Setup of JK:
Design CPU_Set, start of the top module:
module CPU_Set(
    input CLK,
	 input reset,
	 input [15:0]camera,
	 input [15:0] move_command,
	 input [15:0] data_out,
	 output reg [23:0] memory_location,
	 output reg [15:0] memory_input,
	 output reg [127:0] display,
	 output reg write_memory
    );
Size: ~3600 cells after synthesis, roughly 220 I/O pins.
clock: 3.96 ns
lec_check: 0
cap_margin: 20
core_margin: 2
core_utilization: 40
hold_slack_margin: 0.29
setup_slack_margin: 0.97
slew_margin: 20
run.sh (not shown) runs the stock make flow with config.mk's settings and CLKGATE_MAP_FILE=.
The flow completed for JK, but it is not clean: the layout still shows negative setup slack.
diff inputs: JK => MS
-- flow/config.mk --
<<< JK, line 8
export CAP_MARGIN = 20
export CORE_MARGIN = 2
export CORE_UTILIZATION = 40
export HOLD_SLACK_MARGIN = 0.29
export SETUP_SLACK_MARGIN = 0.97
export SLEW_MARGIN = 20
>>> MS, line 8
export CAP_MARGIN = 20
export CORE_MARGIN = 4
export CORE_UTILIZATION = 25
export MAX_ROUTING_LAYER = met5
export PLACE_DENSITY = 0.39
export SETUP_SLACK_MARGIN = 0.68
export SLEW_MARGIN = 20
export TNS_END_PERCENT = 40
==> flow/constraint.sdc <==
create_clock -name core_clock -period 6.77 [get_ports {CLK}]
set_input_delay 1.3540 -clock core_clock [delete_from_list [all_inputs] [get_ports {CLK}]]
set_output_delay 1.3540 -clock core_clock [all_outputs]
set_load 0.01 [all_outputs]
Notes after the runs:
MS ended with every stage complete and zero timing, DRC or antenna violations.
Fraction of power consumed by combinational cells: JK and MS compared, higher one is JK
Taking JK as the reference, in MS final area moved down; clock latency on the worst-skew pair level; layout-stage area growth over the synthesis result moved down.
Compared with JK, in MS power per standard cell area shrank by about 43%; core utilization shrank by 28 points; count of buffer and inverter cells on the critical path shrank by 4; switching power shrank by 8.8 mW; layout net count shrank by about 15%.
Compared with JK, MS shows a higher switching fraction of total power.
Minimum setup slack after placement delta (MS − JK): favourable
Inputs modified between MS and AL:
==> flow/config.mk <==
export PLATFORM = sky130hd
export DESIGN_NAME = CPU_Set
export DESIGN_NICKNAME = CPU_Set
export VERILOG_FILES = /design/flow/design.v
export SDC_FILE = /design/flow/constraint.sdc
export NUM_CORES = 4
export LEC_CHECK = 0
export CAP_MARGIN = 20
export CELL_PAD_IN_SITES_GLOBAL_PLACEMENT = 1
export CORE_ASPECT_RATIO = 0.59
export CORE_MARGIN = 4
export CORE_UTILIZATION = 63
export CTS_CLUSTER_SIZE = 37
export GPL_ROUTABILITY_DRIVEN = 1
export GPL_TIMING_DRIVEN = 0
export HOLD_SLACK_MARGIN = 0.19
export MAX_ROUTING_LAYER = met5
export PLACE_DENSITY_LB_ADDON = 0.06
export SETUP_SLACK_MARGIN = 1.49
export SLEW_MARGIN = 25
==> flow/constraint.sdc <==
create_clock -name core_clock -period 10.0 [get_ports {CLK}]
set_input_delay 2.0000 -clock core_clock [delete_from_list [all_inputs] [get_ports {CLK}]]
set_output_delay 2.0000 -clock core_clock [all_outputs]
set_load 0.01 [all_outputs]
Findings:
Compared with MS, die outline area in AL decreased by more than half. AL vs MS: pre-placement core utilization up in AL. Measured against MS, the chip height of AL comes out at 0.50 times the reference value. Tool error FLW-0024 stopped AL during 3_1_place_gp_skip_io; no final results.
### AL -> TR
==> flow/config.mk <==
export PLATFORM = sky130hd
export DESIGN_NAME = CPU_Set
export DESIGN_NICKNAME = CPU_Set
export VERILOG_FILES = /design/flow/design.v
export SDC_FILE = /design/flow/constraint.sdc
export NUM_CORES = 4
export LEC_CHECK = 0
export CAP_MARGIN = 20
export CORE_MARGIN = 2
export CORE_UTILIZATION = 40
export SETUP_SLACK_MARGIN = 0.55
export SLEW_MARGIN = 20
==> flow/constraint.sdc <==
create_clock -name core_clock -period 3.76 [get_ports {CLK}]
set_input_delay 0.7520 -clock core_clock [delete_from_list [all_inputs] [get_ports {CLK}]]
set_output_delay 0.7520 -clock core_clock [all_outputs]
set_load 0.01 [all_outputs]
[summary]
- Seen in the log of AL: FLW-0024 during 3_1_place_gp_skip_io, after which the run never completed.
- [flow] TR | stages: complete | final checks: fail | reason: negative setup slack
- Diff TR..AL | gate count of the mapped netlist | unchanged
- Share of the core filled by cells before placement, AL and TR, lower one = TR.
- Of AL and TR, the higher die area belongs to TR.
- Reported for AL and TR, post-synthesis share of cell area spent on full adders, half adders and majority gates turned out identical to the last digit.
- In the reports for AL and TR, the larger height of the chip belongs to TR.


Starting RTL as in the previous note.
==> flow/config.mk <==
export PLATFORM = sky130hd
export DESIGN_NAME = CPU_Set
export DESIGN_NICKNAME = CPU_Set
export VERILOG_FILES = /design/flow/design.v
export SDC_FILE = /design/flow/constraint.sdc
export NUM_CORES = 4
export LEC_CHECK = 0
export ABC_AREA = 1
export CAP_MARGIN = 20
export CORE_MARGIN = 2
export CORE_UTILIZATION = 71
export CTS_CLUSTER_DIAMETER = 238
export HOLD_SLACK_MARGIN = -0.09
export SLEW_MARGIN = 20
==> flow/constraint.sdc <==
create_clock -name core_clock -period 6.45 [get_ports {CLK}]
set_input_delay 1.2900 -clock core_clock [delete_from_list [all_inputs] [get_ports {CLK}]]
set_output_delay 1.2900 -clock core_clock [all_outputs]
set_load 0.01 [all_outputs]
The first run never finished: it broke off in 5_1_grt (GRT-0116).
Next try:
--- a/flow/config.mk
+++ b/flow/config.mk
@@ -10,5 +10,3 @@
 export CORE_MARGIN = 2
-export CORE_UTILIZATION = 71
-export CTS_CLUSTER_DIAMETER = 238
-export HOLD_SLACK_MARGIN = -0.09
+export CORE_UTILIZATION = 62
 export SLEW_MARGIN = 20
==> flow/constraint.sdc (replaced) <==
create_clock -name core_clock -period 3.96 [get_ports {CLK}]
set_input_delay 0.7920 -clock core_clock [delete_from_list [all_inputs] [get_ports {CLK}]]
set_output_delay 0.7920 -clock core_clock [all_outputs]
set_load 0.01 [all_outputs]
What happened: The new run stopped in 5_1_grt with GRT-0232; die size goes up by about a fifth; area after synthesis does not change; synthesized cell count does not change.
Next try:
--- a/flow/config.mk
+++ b/flow/config.mk
@@ -8,5 +8,8 @@
 export ABC_AREA = 1
-export CAP_MARGIN = 20
+export CAP_MARGIN = 0
 export CORE_MARGIN = 2
-export CORE_UTILIZATION = 62
+export CORE_UTILIZATION = 72
+export CTS_CLUSTER_SIZE = 10
+export PLACE_DENSITY = 0.4
 export SLEW_MARGIN = 20
+export TNS_END_PERCENT = 10
Result:
- The new run never finished: it broke off in 5_1_grt
- area after synthesis stays the same
- die size decreases by 14%
- synthesized cell count is unchanged
Next try:
==> flow/config.mk (replaced) <==
export PLATFORM = sky130hd
export DESIGN_NAME = CPU_Set
export DESIGN_NICKNAME = CPU_Set
export VERILOG_FILES = /design/flow/design.v
export SDC_FILE = /design/flow/constraint.sdc
export NUM_CORES = 4
export LEC_CHECK = 0
export CAP_MARGIN = 20
export CORE_MARGIN = 2
export CORE_UTILIZATION = 36
export SLEW_MARGIN = 20
==> flow/constraint.sdc (replaced) <==
create_clock -name core_clock -period 6.77 [get_ports {CLK}]
set_input_delay 1.3540 -clock core_clock [delete_from_list [all_inputs] [get_ports {CLK}]]
set_output_delay 1.3540 -clock core_clock [all_outputs]
set_load 0.01 [all_outputs]
Now the flow finished with timing, DRC and antenna clean.
Die size goes up by well over a third.
Synthesized area goes up by roughly a tenth.
Synthesized cell count goes down by roughly a tenth.


CPU_Set again, from the RTL that the note above started with.
==> flow/config.mk <==
export PLATFORM = sky130hd
export DESIGN_NAME = CPU_Set
export DESIGN_NICKNAME = CPU_Set
export VERILOG_FILES = /design/flow/design.v
export SDC_FILE = /design/flow/constraint.sdc
export NUM_CORES = 4
export LEC_CHECK = 0
export CAP_MARGIN = 40
export CORE_ASPECT_RATIO = 1.08
export CORE_MARGIN = 9
export CORE_UTILIZATION = 49
export HOLD_SLACK_MARGIN = 0.05
export PLACE_DENSITY_LB_ADDON = 0.27
export SLEW_MARGIN = 40
==> flow/constraint.sdc <==
create_clock -name core_clock -period 10.6 [get_ports {CLK}]
set_input_delay 2.1200 -clock core_clock [delete_from_list [all_inputs] [get_ports {CLK}]]
set_output_delay 2.1200 -clock core_clock [all_outputs]
set_load 0.01 [all_outputs]
==> next run, changes <==
- CELL_PAD_IN_SITES_DETAIL_PLACEMENT: unset -> 1
- CELL_PAD_IN_SITES_GLOBAL_PLACEMENT: unset -> 3
- CORE_ASPECT_RATIO: 1.08 -> unset
- CORE_MARGIN: 9 -> 2
- CORE_UTILIZATION: 49 -> 60
- CTS_CLUSTER_DIAMETER: unset -> 86
- CTS_CLUSTER_SIZE: unset -> 51
- GPL_TIMING_DRIVEN: unset -> 0
- HOLD_SLACK_MARGIN: 0.05 -> unset
- MAX_ROUTING_LAYER: unset -> met4
- PLACE_DENSITY_LB_ADDON: 0.27 -> unset
- SLEW_MARGIN: 40 -> 20
- clock period: 10.6 -> 6.92 ns (I/O delays scaled with it)
Effect: Now the flow aborted during global placement without I/O (GPL-0301); die size fell by 27%; synthesized area stays the same; synthesized cell count does not change.
==> next run, changes <==
- ABC_AREA: unset -> 1
- CAP_MARGIN: 40 -> 5
- CELL_PAD_IN_SITES_DETAIL_PLACEMENT: 1 -> unset
- CELL_PAD_IN_SITES_GLOBAL_PLACEMENT: 3 -> unset
- CORE_ASPECT_RATIO: unset -> 0.68
- CORE_UTILIZATION: 60 -> 72
- CTS_CLUSTER_DIAMETER: 86 -> 238
- CTS_CLUSTER_SIZE: 51 -> unset
- GPL_TIMING_DRIVEN: 0 -> unset
- HOLD_SLACK_MARGIN: unset -> -0.09
- MAX_ROUTING_LAYER: met4 -> unset
- PLACE_DENSITY: unset -> 0.62
- SETUP_SLACK_MARGIN: unset -> 1.36
- TNS_END_PERCENT: unset -> 5
- clock period: 6.92 -> 5.53 ns (I/O delays scaled with it)
After rerunning: The changed run failed in global routing; area after synthesis shrinks by 9.2%; synthesized cell count grows by 11%; die area shrinks by 24%.
Power is estimated from default activity; no workload was simulated.
